==> try-raven: inputs <==
// battleship
module battleship(
input wire clk,
input wire rst,  
input wire ARDUINO_A0,    
input wire ARDUINO_A1,    
input wire ARDUINO_A2,    
input wire ARDUINO_A3,    
output reg ARDUINO_IO0,   
output reg ARDUINO_IO1,   
output reg ARDUINO_IO2,   
output reg ARDUINO_IO6,   
output reg ARDUINO_IO7,   
output reg ARDUINO_IO8,   
output reg ARDUINO_IO9,   
output reg ARDUINO_IO10,  
output reg ARDUINO_IO11,  
output reg ARDUINO_A4,  
output reg ARDUINO_A5,  
output reg PMOD1_D0_P,  
output reg PMOD1_D0_N,  
output reg PMOD1_D1_P,  
output reg PMOD1_D1_N,  
output reg PMOD1_D2_P,  
output reg PMOD1_D2_N,  
output reg PMOD2_D0_P,  
output reg PMOD2_D0_N,  
output reg PMOD2_D1_P,  
output reg PMOD2_D2_P,  
output reg PMOD2_D2_N,  
output reg PMOD2_D3_P,  
output reg ARDUINO_IO3,   
output reg ARDUINO_IO4,   
output reg ARDUINO_IO5    
);
Settings: LEC_CHECK=0, ABC_AREA=1, CAP_MARGIN=20, CORE_MARGIN=2, CORE_UTILIZATION=72, CTS_CLUSTER_DIAMETER=361, CTS_CLUSTER_SIZE=36, MAX_ROUTING_LAYER=met4, PLACE_DENSITY_LB_ADDON=0.16, SLEW_MARGIN=20; clock period 3.92 ns.
run.sh (not shown) runs the stock make flow with config.mk's settings and CLKGATE_MAP_FILE=.
==> inputs of try-amber, as changes to try-raven <==
Settings changed: CTS_CLUSTER_DIAMETER 361 to not set, CTS_CLUSTER_SIZE 36 to not set, HOLD_SLACK_MARGIN set to -0.1, MAX_ROUTING_LAYER met4 to not set, PLACE_DENSITY set to 0.91, PLACE_DENSITY_LB_ADDON 0.16 to not set, TNS_END_PERCENT set to 5.
==> flow/constraint.sdc (replaced) <==
create_clock -name core_clock -period 2.62 [get_ports {clk}]
set_input_delay 0.5240 -clock core_clock [delete_from_list [all_inputs] [get_ports {clk}]]
set_output_delay 0.5240 -clock core_clock [all_outputs]
set_load 0.01 [all_outputs]
==> inputs of try-pepper, as changes to try-raven <==
Settings changed: ABC_AREA 1 to not set, CORE_UTILIZATION 72 to 69, CTS_CLUSTER_DIAMETER 361 to not set, CTS_CLUSTER_SIZE 36 to not set, MAX_ROUTING_LAYER met4 to not set, PLACE_DENSITY_LB_ADDON 0.16 to not set.
==> flow/constraint.sdc (replaced) <==
create_clock -name core_clock -period 3.41 [get_ports {clk}]
set_input_delay 0.6820 -clock core_clock [delete_from_list [all_inputs] [get_ports {clk}]]
set_output_delay 0.6820 -clock core_clock [all_outputs]
set_load 0.01 [all_outputs]
==> ci_impl_report.md <==
## PnR job results

| Metric | Value |
|---|---|
| Logic Gate Count | `approximately 1000` |
| GP Congestion | `~0.99` |
| Logic area | `about 5400 um2` |
| Largest net degree at the start of global routing | `between 40 and 50` |
| Non-clock inverters | `253` |
| CP bufs+invs | `2` |
| Status | `complete, no violations` |
| Yosys chip area | `slightly above 10000 um2` |
Source of the figures above: try-raven

==> ci_impl_report.md <==
## PnR job results

| Metric | Value |
|---|---|
| Status | `failed layout checks` |
| Fail Reasons | `negative setup slack` |
| CP bufs+invs | `3` |
| Yosys chip area | `10380 um2` |
| Final worst setup slack | `-313.2 ps` |
| Setup-failing EPs final | `45` |
| GP Congestion | `roughly 0.97` |
| Logic area | `approximately 5600 um2` |
| Non-clock inverters | `about 250` |
| Largest net degree at the start of global routing | `28` |
Source of the figures above: try-amber

==> ci_impl_report.md <==
## PnR job results

| Metric | Value |
|---|---|
| Non-clock inverters | `41` |
| Logic Gate Count | `882` |
| GP Congestion | `between 0.9 and 1` |
| Yosys chip area | `9644 um2` |
| Status | `complete, no violations` |
| Logic area | `around 5400 um2` |
| CP bufs+invs | `3` |
| Largest net degree at the start of global routing | `~62` |
Source of the figures above: try-pepper


==> v25: inputs <==
Starting RTL as in the previous note.
make LEC_CHECK=0 ABC_AREA=0 CAP_MARGIN=35 CELL_PAD_IN_SITES_GLOBAL_PLACEMENT=2 CORE_ASPECT_RATIO=1.86 CORE_MARGIN=7 CORE_UTILIZATION=19 CTS_CLUSTER_SIZE=79 PLACE_DENSITY_LB_ADDON=0.18 SETUP_SLACK_MARGIN=0.36 SLEW_MARGIN=20 TNS_END_PERCENT=90 finish   # period 4.1 ns
==> inputs of v32, as changes to v25 <==
- ABC_AREA: 0 -> not set
- CAP_MARGIN: 35 -> 20
- CELL_PAD_IN_SITES_GLOBAL_PLACEMENT: 2 -> not set
- CORE_ASPECT_RATIO: 1.86 -> not set
- CORE_MARGIN: 7 -> 2
- CORE_UTILIZATION: 19 -> 32
- CTS_CLUSTER_SIZE: 79 -> not set
- PLACE_DENSITY_LB_ADDON: 0.18 -> not set
- SETUP_SLACK_MARGIN: 0.36 -> not set
- TNS_END_PERCENT: 90 -> not set
==> flow/constraint.sdc (replaced) <==
create_clock -name core_clock -period 5.26 [get_ports {clk}]
set_input_delay 1.0520 -clock core_clock [delete_from_list [all_inputs] [get_ports {clk}]]
set_output_delay 1.0520 -clock core_clock [all_outputs]
set_load 0.01 [all_outputs]
==> inputs of v2, as changes to v25 <==
- ABC_AREA: 0 -> 1
- CELL_PAD_IN_SITES_GLOBAL_PLACEMENT: 2 -> not set
- CORE_ASPECT_RATIO: 1.86 -> not set
- CORE_MARGIN: 7 -> 2
- CORE_UTILIZATION: 19 -> 70
- CTS_CLUSTER_SIZE: 79 -> not set
- PLACE_DENSITY_LB_ADDON: 0.18 -> not set
- SETUP_SLACK_MARGIN: 0.36 -> not set
- TNS_END_PERCENT: 90 -> not set
==> flow/constraint.sdc (replaced) <==
create_clock -name core_clock -period 2.63 [get_ports {clk}]
set_input_delay 0.5260 -clock core_clock [delete_from_list [all_inputs] [get_ports {clk}]]
set_output_delay 0.5260 -clock core_clock [all_outputs]
set_load 0.01 [all_outputs]
==> comparison table <==
                                                                                 v32                                     v25                                      v2
Status                                                                finished clean                          finished clean                         failed layout checks
Violated checks                                                                    -                                       -                    negative setup slack
Reg-to-reg endpoint                                   gameLogicState[3]$_SDFFE_PP0P_  playerTwoSHIPSBoard[7][1]$_SDFFE_PP1P_  playerOneSHIPSBoard[6][0]$_SDFFE_PP0P_
Period Utilization, post-route                                                0.8112                                  0.8923                                   1.178
Number of cells in the yosys synthesis report                                  1,165                                   1,165                                   1,509
Met3 routed WL                                                                725 um                                  558 um                                2.252 mm
Max Clock Freq                                                            0.2344 GHz                              0.2733 GHz                              0.3229 GHz
Setup slack of the most critical reg-to-reg path                             0.99 ns                                 0.44 ns                                -0.47 ns
Clock distribution area overhead in the final layout                         0.05084                                 0.04731                                 0.04833
Total met2 wirelength after detailed routing                                9.837 mm                                19.28 mm                                14.28 mm
Synth Area in Simple Gates                                                    0.2772                                  0.2772                                  0.3359
Signal inverters                                                                  41                                      41                                     253
Multiplexer share                                                            0.02024                                 0.02024                                       0
Skew final                                                               0.009884 ns                              0.01327 ns                              0.01298 ns
Leakage dissipation                                                         3.984 nW                                4.115 nW                                5.695 nW
Power is estimated from default activity; no workload was simulated.
